## cordic_2taylor
module cordic_2taylor (
input clk,
input reset,
input signed [15:0] ang,
input signed [15:0] xin,
input signed [15:0] yin,
output signed [15:0] Xout,
output signed [15:0] Yout);
Size: roughly 4,100 cells after synthesis.
make LEC_CHECK=0 CAP_MARGIN=20 CORE_MARGIN=2 CORE_UTILIZATION=72 CTS_CLUSTER_DIAMETER=34 HOLD_SLACK_MARGIN=-0.08 PLACE_DENSITY=0.65 SETUP_SLACK_MARGIN=-0.71 SLEW_MARGIN=20 finish   # period 7.15 ns
run.sh (not shown) runs the stock make flow with config.mk's settings and CLKGATE_MAP_FILE=.
The baseline never finished: it broke off in global routing.
Next try:
--- a/flow/config.mk
+++ b/flow/config.mk
@@ -10,5 +10 @@
-export CORE_UTILIZATION = 72
-export CTS_CLUSTER_DIAMETER = 34
-export HOLD_SLACK_MARGIN = -0.08
-export PLACE_DENSITY = 0.65
-export SETUP_SLACK_MARGIN = -0.71
+export CORE_UTILIZATION = 68
==> flow/constraint.sdc (replaced) <==
create_clock -name core_clock -period 7.82 [get_ports {clk}]
set_input_delay 1.5640 -clock core_clock [delete_from_list [all_inputs] [get_ports {clk}]]
set_output_delay 1.5640 -clock core_clock [all_outputs]
set_load 0.01 [all_outputs]
Result: Now the flow produced a layout that fails on negative setup slack; area after synthesis stays the same; die area rose by 5.8%; synthesized cell count is unchanged.

The RTL this note starts from:
==> flow/design.v <==
module sin_h(
    input signed [15:0] r_in,
    output signed [15:0] r_out
    );
     wire signed [15:0] a,b,c,d;
     assign a = r_in + (r_in >>> 2);
     assign b = (a >>> 4)+(r_in >>> 6);
     assign c = b+a; 
     assign d = (c >>> 5)+(r_in);
     assign r_out = d >>>1;     
endmodule
module cos_h(
    input signed [15:0] r,
    output signed [15:0] r_o
    );
    wire signed [15:0] a,b,c,d;
  assign a = r + (r >>> 2);
  assign b = r + (a >>> 2);
  assign c = b >>> 9;
  assign d = r + (r >>> 3);
  assign r_o = c+d;
endmodule
module sinh_23(
    input signed [15:0] rin,
    input S,
    output signed [15:0] rout
    );
     wire signed [15:0] a,b,c,d,e;
     assign a = (rin >>> 4)+ rin;
     assign b = rin + (rin >>> 9);
     assign c = b + (a >>> 7);
     assign d = c >>> 2;
     assign e = b >>> 3;
     assign rout = S? d:e;
endmodule
module cosh_23(
    input signed [15:0] ri,
    input sel,
    output signed [15:0] ro
    );
    wire signed [15:0] a,b,c,d;
    assign a = ri >>>7;
    assign b = (ri >>> 8)+ ri;
    assign c = b >>> 5;
    assign d = sel? c:b;
    assign ro = d + ri;
endmodule
module sinh_45(
    input signed [15:0] rin,
    input s,
    output signed [15:0] rout    
    );
    wire signed [15:0] a,b,c;
    assign a = rin >>> 4;
    assign b = rin >>> 5;
    assign c = s? a:b;
    assign rout = c;
endmodule
module cosh_45(
    input signed [15:0] rin,
    input s,
    output signed [15:0] rout    
    );
    wire signed [15:0] a,b,c;
    assign a = rin >>> 11;
    assign b = rin >>> 9;
    assign c = s? b:a;
    assign rout = rin + c;
endmodule
module stage_1(
    input signed [15:0] x_in,
    input signed [15:0] y_in,
    input signed [15:0] ang_in,
    input clk,
    input reset,
    output reg signed [15:0] x_out,
    output reg signed [15:0] y_out,
    output reg signed [15:0] ang_out
    );
    wire signed [15:0] p,q,u,v,abs_theta;
    assign abs_theta = ang_in[15] ? (~ang_in + 1'b1) : ang_in;
    reg signed [15:0] r,s,w,x,z,k; 
    sin_h S1(.r_in(y_in), .r_out(q));
    sin_h S2(.r_in(x_in), .r_out(u));
    cos_h C1(.r(x_in), .r_o(p));
    cos_h C2(.r(y_in), .r_o(v));
    always @(posedge clk, posedge reset)
    begin
    if(reset)
      begin
      x_out <= 16'b0000000000000000;
      y_out <= 16'b0000000000000000;
      ang_out <= 16'b0000000000000000;
      end
    else
    begin
      if (abs_theta <= 16'b0001000000000000)
         begin
         x_out <= x_in;
         y_out <= y_in;
         ang_out <= ang_in;
         end
      else 
         begin
         case(ang_in[15])
         1'b0: begin 
              x_out <= p+q; 
              y_out <= u+v; 
              ang_out <= ang_in - 16'b0010000000000000; 
              end
         1'b1: begin 
              x_out <= p-q; 
              y_out <= v-u; 
              ang_out <= ang_in + 16'b0010000000000000; 
              end
          endcase
         end
  end
end
endmodule
module stage_23(
    input signed [15:0] x_pr,
    input signed [15:0] y_pr,
    input signed [15:0] ang_pr,
    input clk,
    input reset,
    output reg signed [15:0] sx2_op,
    output reg signed [15:0] sy2_op,
    output reg signed [15:0] sa2_op
    );
  wire signed [15:0] abs_theta,o1,o2,o3,o4,w1,w2,w3,w4;
  assign abs_theta = ang_pr[15] ? (~ang_pr + 1'b1) : ang_pr;
  wire sel23;
  assign sel23 = (abs_theta > 16'b0000110000000000)?1'b1:1'b0;
  sinh_23 S1(.rin(x_pr),.S(sel23),.rout(o1));
  sinh_23 S2(.rin(y_pr),.S(sel23),.rout(o2));
  cosh_23 C1(.ri(x_pr),.sel(sel23),.ro(o3));
  cosh_23 C2(.ri(y_pr),.sel(sel23),.ro(o4)); 
always @(posedge clk, posedge reset)
begin
  if(reset)
      begin
      sx2_op <= 16'b0000000000000000;
      sy2_op<= 16'b0000000000000000;
      sa2_op <= 16'b0000000000000000;
      end
  else 
     begin
     if (abs_theta > 16'b0000110000000000 | abs_theta <= 16'b0000010000000000)
      begin
      sx2_op <= x_pr;
      sy2_op <= y_pr;
      sa2_op <= ang_pr;
      end
  else
      begin
         if(ang_pr[15])
          begin
          sx2_op <= o3 - o2;
          sy2_op <= o4 - o1;
          sa2_op <= sel23? (ang_pr + 16'b0001000000000000) : (ang_pr + 16'b0000100000000000);
          end
         else
          begin
          sx2_op <= o3 + o2;
          sy2_op <= o4 + o1;
          sa2_op <= sel23? (ang_pr - 16'b0001000000000000) : (ang_pr - 16'b0000100000000000);
          end
      end 
    end
end
endmodule  
module stage_45(
    input signed [15:0] sx2_op,
    input signed [15:0] sy2_op,
    input signed [15:0] sa2_op,
    input clk,
    input reset,
    output reg signed [15:0] x_nxt,
    output reg signed [15:0] y_nxt,
    output reg signed [15:0] ang_nxt
    );
    wire signed [15:0] o5,o6,o7,o8,w5,w6,w7,w8,abs_theta2;
    wire sel45;
    assign abs_theta2 = sa2_op[15] ? (~sa2_op + 1'b1) : sa2_op;
    assign sel45 = (abs_theta2 > 16'b0000001100000000)? 1'b1:1'b0;
sinh_45 S3(.rin(sx2_op),.s(sel45),.rout(o5));
sinh_45 S4(.rin(sy2_op),.s(sel45),.rout(o6));
cosh_45 C3(.rin(sx2_op),.s(sel45),.rout(o7));
cosh_45 C4(.rin(sy2_op),.s(sel45),.rout(o8));
always @(posedge clk, posedge reset)
begin
   if(reset)
      begin
      x_nxt <= 16'b0000000000000000;
      y_nxt <= 16'b0000000000000000;
      ang_nxt <= 16'b0000000000000000;
      end
   else
      begin
         if(abs_theta2 <= 16'b0000000100000000)
             begin
             x_nxt <= sx2_op;
             y_nxt <= sy2_op;
             ang_nxt <= sa2_op;
             end 
         else
             begin
             if(sa2_op[15])
                begin
                x_nxt <= o7 - o5;
                y_nxt <= o8 - o6;
                ang_nxt <= sel45? (sa2_op + 16'b0000010000000000) : (sa2_op + 16'b0000001000000000);
                end
             else
                begin
                x_nxt <= o7 + o5;
                y_nxt <= o8 + o6;
                ang_nxt <= sel45? (sa2_op - 16'b0000010000000000) : (sa2_op - 16'b0000001000000000);
                end
             end
      end
end
endmodule
module last_stage(
    input signed [15:0] x3,
    input signed [15:0] y3,
    input signed [15:0] ang3,
    input clk,
    input reset,
    output reg signed [15:0] xf,
    output reg signed [15:0] yf
    );
    wire signed [15:0] abs_theta,w1,w2,w3,w4,w5,w6;
    assign abs_theta = ang3[15] ? (~ang3 + 1'b1) : ang3;
    wire [3:0] k;
    assign k = abs_theta[15:12] + abs_theta[11];
    assign w1 = y3 >>> 9;
    assign w2 = x3 >>> 9;
    assign w3 = k*w1;
    assign w4 = k*w2;
    always @(posedge clk, posedge reset)
    begin
       if (reset)
         begin
         xf <= 16'b0000000000000000;
         yf <= 16'b0000000000000000;
         end
       else 
          begin
               if (ang3[15])
                 begin
                 xf <= x3 + w3;
                 yf <= y3 + w4;
                 end
               else 
                 begin
                 xf <= x3 - w3;
                 yf <= y3 - w4;
                 end
          end
    end
endmodule
`timescale 1ns / 100ps
module cordic_2taylor (
input clk,
input reset,
input signed [15:0] ang,
input signed [15:0] xin,
input signed [15:0] yin,
output signed [15:0] Xout,
output signed [15:0] Yout);
wire signed [15:0] x1, y1, theta1;           
wire signed [15:0] x2, y2, theta2;           
wire signed [15:0] x3, y3, theta3;           
    stage_1 S1(xin,yin,ang,clk,reset,x1,y1,theta1);
    stage_23 S2(x1,y1,theta1,clk,reset,x2,y2,theta2);
    stage_45 S3(x2,y2,theta2,clk,reset,x3,y3,theta3);
    last_stage S4(x3,y3,theta3,clk,reset,Xout,Yout);
endmodule
clock: 13.7 ns
lec_check: 0
cap_margin: 35
cell_pad_in_sites_detail_placement: 1
core_aspect_ratio: 1.24
core_margin: 3
core_utilization: 40
gpl_routability_driven: 0
gpl_timing_driven: 0
hold_slack_margin: 0.13
place_density_lb_addon: 0.26
setup_slack_margin: 1.6
slew_margin: 20
tns_end_percent: 40
Change:
- ABC_AREA: unset -> 1
- CAP_MARGIN: 35 -> 20
- CELL_PAD_IN_SITES_DETAIL_PLACEMENT: 1 -> 2
- CORE_ASPECT_RATIO: 1.24 -> unset
- GPL_TIMING_DRIVEN: 0 -> unset
- HOLD_SLACK_MARGIN: 0.13 -> unset
- MAX_ROUTING_LAYER: unset -> met4
- MIN_ROUTING_LAYER: unset -> met2
- PLACE_DENSITY_LB_ADDON: 0.26 -> unset
- SETUP_SLACK_MARGIN: 1.6 -> unset
- TNS_END_PERCENT: 40 -> 60
- clock period: 13.7 -> 10.0 ns (I/O delays scaled with it)
Now the flow ended with an error in global routing with GRT-0116.
Area after synthesis came out lower by a few percent.
Die size came out lower by a few percent.
Synthesized cell count came out higher by roughly a tenth.
Change:
- ABC_AREA: 1 -> unset
- CELL_PAD_IN_SITES_DETAIL_PLACEMENT: 2 -> unset
- CORE_MARGIN: 3 -> 2
- CORE_UTILIZATION: 40 -> 66
- GPL_ROUTABILITY_DRIVEN: 0 -> unset
- MIN_ROUTING_LAYER: met2 -> unset
- SETUP_SLACK_MARGIN: unset -> 1.5
- TNS_END_PERCENT: 60 -> unset
- clock period: 10.0 -> 9.5 ns (I/O delays scaled with it)
Outcome: Now the flow completed without violations; synthesized cell count falls by a little under a tenth; area after synthesis rises by a few percent; die size falls by well over a third.
Change:
- CORE_UTILIZATION: 66 -> 64
- MAX_ROUTING_LAYER: met4 -> unset
- SETUP_SLACK_MARGIN: 1.5 -> -0.71
- clock period: 9.5 -> 7.15 ns (I/O delays scaled with it)
Effect:
- With this change the flow finished with negative setup slack left
- global-route usage fell by 0.77 points
- synthesized cell count is unchanged
- setup slack got worse by 1800 ps
- clock skew fell by 9.0 ps
- synthesized area does not change
- first-iteration DRC count rose by 2.8%
- via count rose by 2.1%
- final cell count rose by 3.7%

RTL: the design.v shown in full above, as it stands there.
clock: 8.23 ns
lec_check: 0
abc_area: 1
cap_margin: 20
core_aspect_ratio: 0.5
core_margin: 2
core_utilization: 72
cts_cluster_diameter: 338
cts_cluster_size: 99
place_density: 0.43
slew_margin: 20
tns_end_percent: 5
The starting point failed in global routing.
Edit:
ABC_AREA = not set   (was 1)
CORE_ASPECT_RATIO = not set   (was 0.5)
CORE_UTILIZATION = 66   (was 72)
CTS_CLUSTER_DIAMETER = not set   (was 338)
CTS_CLUSTER_SIZE = not set   (was 99)
PLACE_DENSITY = not set   (was 0.43)
TNS_END_PERCENT = not set   (was 5)
clock period = 8.35 ns   (was 8.23 ns; I/O delays follow)
Outcome: With this change the flow finished but failed the layout checks on negative setup slack; synthesized area rose by a few percent; synthesized cell count decreases by a little under a tenth; die size came out higher by roughly a tenth.

Setup of job 5095:
RTL: the design.v shown in full above, as it stands there.
clock: 7.29 ns
lec_check: 0
cap_margin: 25
core_margin: 2
core_utilization: 65
cts_cluster_diameter: 337
cts_cluster_size: 61
gpl_routability_driven: 1
gpl_timing_driven: 1
max_routing_layer: met4
min_routing_layer: met1
slew_margin: 20
Job 5095 had finished all stages when the layout checks came back failing, citing negative setup slack.
> inputs changed (job 5095 -> job 3869)
Settings: GPL_TIMING_DRIVEN no longer set, was 1; CORE_UTILIZATION now 40, was 65; CAP_MARGIN now 20, was 25; CTS_CLUSTER_DIAMETER no longer set, was 337; MIN_ROUTING_LAYER no longer set, was met1; MAX_ROUTING_LAYER no longer set, was met4; GPL_ROUTABILITY_DRIVEN no longer set, was 1; CTS_CLUSTER_SIZE no longer set, was 61; the clock period (ns, I/O delays scaled along) now 9.78, was 7.29.
--- outcome ---
Having completed the whole flow, job 3869 delivered a layout that passed the timing, DRC and antenna checks. Looking at startpoint of the most critical setup path, the xin[0] result is from job 5095; the xin[5] one comes from job 3869. In job 3869, the count of clock buffers in the final design came out 3 below the value in job 5095. Job 3869 vs job 5095 — cell count climbed by a few percent. The run showing the greater design area is job 5095. Between job 5095 and job 3869, via count is higher for job 5095, job 3869 comes in under that. In the metrics for job 5095 and job 3869, the one carrying the lower required time reported for the critical path endpoint is job 5095. Final setup slack of the worst path, job 5095 and job 3869: lower on job 5095. For the total track usage, job 3869 came in 16 points lower than job 5095 did. Going from job 5095 to job 3869, wire length of the first global-routing pass went down about 5%.
Relative to job 3869, the following input files were edited for job 9717:
Settings: a change of CORE_UTILIZATION from 40 to 66; a change of the clock period (ns, I/O delays scaled along) from 9.78 to 8.24.
==> results <==
- [job 9717] flow finished | final checks: failed | reasons: negative setup slack
- Post-route core utilization ends up higher on job 9717.
- The first element of the critical path comes out yin[2] in one run and xin[5] in the other, namely in job 9717 and job 3869 respectively.
- Job 9717 reports a higher met2 capacity usage during global routing than job 3869 does.
- On global-route usage: between job 9717 and job 3869, it ends up lower for job 3869.
- Compared with job 3869, job 9717 ends up with a larger final cell area.
- Cmp job 9717 and job 3869 / count of clock-buffer cells in the layout / lower: job 3869
- Job 9717 ends up with higher hold slack than job 3869 does.
[inputs] job 135 vs job 9717
Settings: changing CORE_UTILIZATION from 66 to 65; changing the clock period (ns, I/O delays scaled along) from 8.24 to 11.7.
Notes after the runs:
Job 135: PASS, flow complete, no timing, DRC or antenna violations
Re number of flops mapped to enable cells by yosys: no difference whatsoever between job 135 and job 9717.
Compared to job 9717, job 135 has first-pass GRT wire length about 12% lower.
After detailed routing, job 9717 needs more wire than job 135.
Looking at met3 wire length, job 135 sits 55% lower than job 9717 does.

onyx:
// cordic_2taylor: RTL as listed in full above, without the edits since
clock: 8.35 ns
lec_check: 0
cap_margin: 20
core_margin: 2
core_utilization: 71
place_density: 0.65
setup_slack_margin: 2.41
slew_margin: 20
Status: onyx FAILED at global routing (tool error)
--- input diff onyx..violet ---
- SETUP_SLACK_MARGIN changed from 2.41 to -0.49
- CORE_UTILIZATION changed from 71 to 72
- PLACE_DENSITY changed from 0.65 to 0.67
Results
- Status for violet and onyx: no clean run
- What the final checks of violet revealed, after a flow that finished every stage, was a layout that fails on setup timing.
- FAIL onyx @ global routing: tool exited with error
- Compared with onyx, in violet area of the placeable core has decreased, die size has decreased, number of cells in the yosys synthesis report has remained practically unchanged, cell total after placement has decreased.
- Comparing violet and onyx, the higher number of post-CTS setup repair buffers was measured on onyx.
- In the reports for violet and onyx, the smaller floorplan-stage core utilization belongs to onyx.
- Vertical die size (lower): violet
- Re number of top-level design ports: no difference whatsoever between violet and onyx.
For pepper, these inputs were changed with respect to violet:
- PLACE_DENSITY removed (was 0.67)
- CAP_MARGIN changed from 20 to 0
- CTS_CLUSTER_DIAMETER newly set to 88
- SETUP_SLACK_MARGIN removed (was -0.49)
[summary]
Seen in the log of pepper: ODB-0269 during global routing, after which the run never completed.
pepper against violet; placed cell area is up slightly.
pepper against violet: global placement routability congestion shrank by about 1.6%; synthesized chip area reported by yosys held steady; width of the die held steady; estimated wirelength of the detail-placed design held steady; setup slack at placement grew by 130 ps.
Post-cts resize count: pepper vs violet up about 160%
The inputs of lagoon differ from those of pepper as listed below.
- putting SETUP_SLACK_MARGIN at -0.63 where nothing was set
- swapping 88 for 103 in CTS_CLUSTER_DIAMETER
- swapping 8.35 for 8.24 in the clock period (ns, I/O delays scaled along)
==> results <==
- Although lagoon finished all stages, its layout failed final checks on setup timing.
- Height of the die across pepper and lagoon: no real change.
- Summary of lagoon over pepper: site row count about even, clock sink count about even, cell area after placement fell 370 µm², proportion of register bits with asynchronous set or reset after synthesis about even, count of placed standard cells including taps fell 27.
- Of pepper and lagoon, the higher number of cells upsized or downsized after cts belongs to pepper.
The inputs of willow differ from those of lagoon as listed below.
- removing SETUP_SLACK_MARGIN (formerly -0.63)
- changing CAP_MARGIN from 0 to 20
- removing CTS_CLUSTER_DIAMETER (formerly 103)
- changing CORE_UTILIZATION from 72 to 18
- changing the clock period (ns, I/O delays scaled along) from 8.24 to 9.78
Findings:
willow — part of the cycle the worst path needs 42 points lower, lagoon as reference. Having completed the whole flow, willow delivered a layout that passed the timing, DRC and antenna checks. NOTE area of all placed cells without fillers lagoon->willow increased by a few percent. In willow, number of search-and-repair iterations in the first detailed-routing pass is lower than in lagoon. Lower data arrival at the endpoint of the critical path goes to willow over lagoon. Compared to lagoon, willow has met1 track utilization from global routing 32 points lower. Of willow and lagoon, the run reporting the higher measured slew at the worst slew-check pin was lagoon. Per the comparison of willow with lagoon, non-clock buffer count dropped 44; die size climbed 0.14 mm².
diff inputs: willow => zinc
- CORE_UTILIZATION: 18 -> 69
- CTS_CLUSTER_DIAMETER: unset -> 103
- SETUP_SLACK_MARGIN: unset -> -0.63
- the clock period (ns, I/O delays scaled along): 9.78 -> 8.24
Notes after the runs:
Changes observed in zinc relative to willow: final cycle utilization of the critical path grew by 14 points; number of synthesized register bits now sits at about the same level; detail-routed via count per cell picked up an extra about 43%; final area decreased by 2.6% relative to the old numbers.
willow completed end to end with timing, DRC and antenna clean.
Completing all stages was not enough for zinc: its layout failed the final checks because of setup timing.
Compared to willow, zinc has count of non-CTS buffers in the layout 60 higher.
Across both runs, met1 routed wirelength after detailed routing was lower for zinc than for willow.
The topmost layer with routed signal wires comes out met5 in one run and met4 in the other, namely in willow and zinc respectively.
What zinc reported for routed wire length has to be multiplied by 0.937 to get the figure for willow.
Final number of max-transition violations came out exactly the same in zinc and willow.
